Setup of job 7853:
Design fifo, start of the top module:
module fifo#(parameter DEPTH = 16,
             parameter WIDTH = 16)(
  	input logic clk,
  	input logic rst,
  	input logic push_i,
    input logic [WIDTH-1:0] push_data_i,
  	input logic pop_i,
    output logic [WIDTH-1:0] pop_data_i,
    output logic fifo_full,
    output logic fifo_empty);
Size in the first run: roughly 800 cells after synthesis, about 280 flip-flops, roughly 38 I/O pins.
clock: 4.1 ns
lec_check: 0
abc_area: 0
cap_margin: 20
core_aspect_ratio: 1.91
core_margin: 2
core_utilization: 18
gpl_routability_driven: 1
gpl_timing_driven: 1
place_density_lb_addon: 0.03
setup_slack_margin: 0.86
slew_margin: 35
run.sh (not shown) runs the stock make flow with config.mk's settings and CLKGATE_MAP_FILE=.
[inputs] job 6445 vs job 7853
Settings: GPL_ROUTABILITY_DRIVEN: 1 -> unset; CORE_UTILIZATION: 18 -> 72; CTS_CLUSTER_SIZE: unset -> 30; CORE_ASPECT_RATIO: 1.91 -> unset; SETUP_SLACK_MARGIN: 0.86 -> unset; PLACE_DENSITY_LB_ADDON: 0.03 -> unset; ABC_AREA: 0 -> unset; GPL_TIMING_DRIVEN: 1 -> unset; SLEW_MARGIN: 35 -> 20; the clock period (ns, I/O delays scaled along): 4.1 -> 1.94.
==> results <==
[flow] job 6445 | stages: complete | final checks: fail | reason: setup timing
In job 6445, placed cell count is lower than in job 7853.
Taking job 7853 as the reference, in job 6445 total power climbed 7.8 mW, initial antenna violation count -3, sequential share of layout area -2.8 points.
Number of instances resized during post-cts repair: job 6445 vs job 7853 up 54
When job 6445 is set beside job 7853, its total die size turns out to be about 70% smaller.
Proportion of power drawn by combinational gates (job 6445 over job 7853): increase, 3.7 points
diff inputs: job 6445 => job 9252
Settings: CTS_CLUSTER_SIZE: 30 -> unset; CORE_UTILIZATION: 72 -> 66; the clock period (ns, I/O delays scaled along): 1.94 -> 2.66.
## What came out
- Going from job 6445 to job 9252, final cell count -6.1%, area overhead of the layout relative to synthesis now sits lower, overall die height +4.3%, met1 wire length dropped 10%.
- Job 9252 closes out successfully: all stages finished, all timing, DRC and antenna checks passed.
Modified inputs, job 3566 compared to job 9252
Settings: a change of CORE_UTILIZATION from 66 to 40; a change of the clock period (ns, I/O delays scaled along) from 2.66 to 3.41.
--- outcome ---
Compared with job 9252, job 3566 shows a lower sequential share of layout area. Reported for job 9252 and job 3566, overflow left after global routing turned out identical to the last digit. Required arrival time at the worst endpoint ends up lower on job 9252. Hold slack delta for job 3566 relative to job 9252: 0.0092 ns higher. Count of placed standard cells including taps of job 3566 exceeds that of job 9252 by more than 10%. Compared with job 9252, tally of filler cells in the layout in job 3566 increased by more than 100%.
Relative to job 3566, the following input files were edited for job 3059:
Settings: a change of CORE_UTILIZATION from 40 to 24; a change of the clock period (ns, I/O delays scaled along) from 3.41 to 7.56.
Findings:
- In job 3059 relative to job 3566, power per cell area had gone down by more than half.
- For the slack of the critical path, job 3059 came in 3.30 ns higher than job 3566 did.
- Comparing job 3059 and job 3566, the lower power after layout is on job 3059.
- Worst hold slack (lower): job 3059
- Job 3566 reports its top layer used by detailed routing as met4 while job 3059 reports met5.
[inputs] job 1676 vs job 3059
Settings: SLEW_MARGIN: 20 -> 25; HOLD_SLACK_MARGIN: unset -> 0.2; CORE_UTILIZATION: 24 -> 40; CELL_PAD_IN_SITES_GLOBAL_PLACEMENT: unset -> 3; MIN_ROUTING_LAYER: unset -> met2; the clock period (ns, I/O delays scaled along): 7.56 -> 5.0.
### Flow results
- Looking at largest net degree at the start of global routing across job 3059 and job 1676, the one that comes out higher is job 3059.
- The path length in cells of the critical path was comparable across job 3059 and job 1676.
- Taking job 3059 as the reference point, the transition at the pin with the smallest max-transition slack of job 1676 rises by 0.083 ns.
- On total power: job 1676 sits above job 3059.


fifo again, from the RTL that the note above started with.
// fifo
module fifo#(parameter DEPTH = 16,
             parameter WIDTH = 16)(
  	input logic clk,
  	input logic rst,
  	input logic push_i,
    input logic [WIDTH-1:0] push_data_i,
  	input logic pop_i,
    output logic [WIDTH-1:0] pop_data_i,
    output logic fifo_full,
    output logic fifo_empty);
export LEC_CHECK = 0
export CAP_MARGIN = 20
export CELL_PAD_IN_SITES_GLOBAL_PLACEMENT = 0
export CORE_MARGIN = 2
export CORE_UTILIZATION = 72
export CTS_CLUSTER_SIZE = 34
export GPL_ROUTABILITY_DRIVEN = 0
export GPL_TIMING_DRIVEN = 1
export HOLD_SLACK_MARGIN = 0.16
export MIN_ROUTING_LAYER = met1
export PLACE_DENSITY = 0.39
export SETUP_SLACK_MARGIN = 0.56
export SLEW_MARGIN = 20
create_clock -name core_clock -period 1.98 [get_ports {clk}]
The starting point ran to the end with violations: setup timing.
==> next run, changes <==
--- a/flow/config.mk
+++ b/flow/config.mk
@@ -10,10 +10,8 @@
 export CORE_MARGIN = 2
 export CORE_UTILIZATION = 72
-export CTS_CLUSTER_SIZE = 34
 export GPL_ROUTABILITY_DRIVEN = 0
 export GPL_TIMING_DRIVEN = 1
 export HOLD_SLACK_MARGIN = 0.16
 export MIN_ROUTING_LAYER = met1
-export PLACE_DENSITY = 0.39
-export SETUP_SLACK_MARGIN = 0.56
+export PLACE_DENSITY_LB_ADDON = 0.27
 export SLEW_MARGIN = 20
==> flow/constraint.sdc (replaced) <==
create_clock -name core_clock -period 2.99 [get_ports {clk}]
set_input_delay 0.5980 -clock core_clock [delete_from_list [all_inputs] [get_ports {clk}]]
set_output_delay 0.5980 -clock core_clock [all_outputs]
set_load 0.01 [all_outputs]
Now the flow produced a clean layout.
Synthesized cell count stays the same.
Register-to-register slack improved by 0.54 ns.
Synthesized area stays the same.
==> next run, changes <==
==> flow/config.mk (replaced) <==
export PLATFORM = sky130hd
export DESIGN_NAME = fifo
export DESIGN_NICKNAME = fifo
export VERILOG_FILES = /design/flow/design.v
export SDC_FILE = /design/flow/constraint.sdc
export NUM_CORES = 4
export LEC_CHECK = 0
export CAP_MARGIN = 20
export CORE_MARGIN = 2
export CORE_UTILIZATION = 40
export SLEW_MARGIN = 20
==> flow/constraint.sdc (replaced) <==
create_clock -name core_clock -period 5.0 [get_ports {clk}]
set_input_delay 1.0000 -clock core_clock [delete_from_list [all_inputs] [get_ports {clk}]]
set_output_delay 1.0000 -clock core_clock [all_outputs]
set_load 0.01 [all_outputs]
The changed run passed the timing, design-rule and antenna checks.
First-iteration DRC count shrinks by 14%.
Final cell count is higher by 15%.
Critical path depth is lower by 1.
Routed wire length climbs by 1.8%.
==> next run, changes <==
--- a/flow/config.mk
+++ b/flow/config.mk
@@ -8,4 +8,5 @@
 export CAP_MARGIN = 20
 export CORE_MARGIN = 2
-export CORE_UTILIZATION = 40
+export CORE_UTILIZATION = 72
+export CTS_CLUSTER_SIZE = 37
 export SLEW_MARGIN = 20
==> flow/constraint.sdc (replaced) <==
create_clock -name core_clock -period 4.01 [get_ports {clk}]
set_input_delay 0.8020 -clock core_clock [delete_from_list [all_inputs] [get_ports {clk}]]
set_output_delay 0.8020 -clock core_clock [all_outputs]
set_load 0.01 [all_outputs]
=>
- The changed run produced a clean layout
- critical path depth stays the same
- total power goes up by a quarter to a third
- sequential cell count does not change


Starting RTL as in the previous note.
Settings: LEC_CHECK=0, ABC_AREA=1, CAP_MARGIN=0, CELL_PAD_IN_SITES_DETAIL_PLACEMENT=1, CELL_PAD_IN_SITES_GLOBAL_PLACEMENT=1, CORE_MARGIN=7, CORE_UTILIZATION=41, GPL_ROUTABILITY_DRIVEN=0, GPL_TIMING_DRIVEN=0, HOLD_SLACK_MARGIN=0.16, MIN_ROUTING_LAYER=met1, PLACE_DENSITY=0.93, SLEW_MARGIN=20, TNS_END_PERCENT=70; clock period 3.62 ns.
The baseline completed, yet does not pass: setup timing.
Edit:
ABC_AREA = not set   (was 1)
CAP_MARGIN = 20   (was 0)
CELL_PAD_IN_SITES_DETAIL_PLACEMENT = not set   (was 1)
CORE_MARGIN = 2   (was 7)
CORE_UTILIZATION = 42   (was 41)
MIN_ROUTING_LAYER = met2   (was met1)
PLACE_DENSITY = not set   (was 0.93)
PLACE_DENSITY_LB_ADDON = 0.21   (was not set)
TNS_END_PERCENT = not set   (was 70)
This time the run went through all stages and came out clean.
Hold slack loses 0.011 ns.
Critical path depth goes up by 1.
Power drops by 7.8%.
Core utilization goes up by 1.6 points.
Sequential power hardly moves.
Clock skew shrinks by 0.019 ns.
Routed wire length goes down by 52%.
Global-route usage came out lower by 2.1 points.
Final cell count falls by 43%.
Maximum frequency increases by 7.5%.
Edit:
CELL_PAD_IN_SITES_GLOBAL_PLACEMENT = 0   (was 1)
CORE_UTILIZATION = 69   (was 42)
GPL_TIMING_DRIVEN = 1   (was 0)
MIN_ROUTING_LAYER = met1   (was met2)
PLACE_DENSITY = 0.39   (was not set)
PLACE_DENSITY_LB_ADDON = not set   (was 0.21)
clock period = 1.98 ns   (was 3.62 ns; I/O delays follow)
Result: This time the run finished but fails on setup timing. Clock skew fell by 0.0091 ns. Global-route usage rose by 4.5 points. Worst setup slack loses 0.45 ns. Area after synthesis is unchanged. Critical path depth rose by 1. Combinational power rose by 120%. Sequential power rose by 84%. Power rose by 75%. Worst hold slack gains 0.021 ns. Final area rose by 6.0%.
Edit:
CELL_PAD_IN_SITES_GLOBAL_PLACEMENT = not set   (was 0)
CORE_UTILIZATION = 17   (was 69)
GPL_ROUTABILITY_DRIVEN = not set   (was 0)
GPL_TIMING_DRIVEN = not set   (was 1)
HOLD_SLACK_MARGIN = not set   (was 0.16)
MIN_ROUTING_LAYER = not set   (was met1)
PLACE_DENSITY = not set   (was 0.39)
clock period = 3.41 ns   (was 1.98 ns; I/O delays follow)
Outcome:
- This time the run completed without violations
- final area falls by 3.5%
- area after synthesis stays the same
- sequential cell count stays the same
Edit:
CORE_UTILIZATION = 72   (was 17)
CTS_CLUSTER_SIZE = 30   (was not set)
PLACE_DENSITY = 0.38   (was not set)
SETUP_SLACK_MARGIN = 0.56   (was not set)
clock period = 1.94 ns   (was 3.41 ns; I/O delays follow)
After rerunning:
- This time the run reached the layout checks and failed them: setup timing
- sequential share of layout area went down by 4.4 points
- setup slack is worse by 0.78 ns
- register-to-register slack got worse by 0.77 ns
Edit:
CORE_UTILIZATION = 62   (was 72)
CTS_CLUSTER_DIAMETER = 292   (was not set)
CTS_CLUSTER_SIZE = not set   (was 30)
PLACE_DENSITY = 0.36   (was 0.38)
SETUP_SLACK_MARGIN = not set   (was 0.56)
clock period = 3.51 ns   (was 1.94 ns; I/O delays follow)
The new run produced a clean layout; first-iteration DRC count goes down by well over a third; worst setup slack gets better by 0.90 ns; synthesized area does not change; wire length goes down by well over a third; clock-buffer cell count goes up by 6; design area goes down by about a fifth.
No activity file was given, so power comes from the tool's default toggle rates.
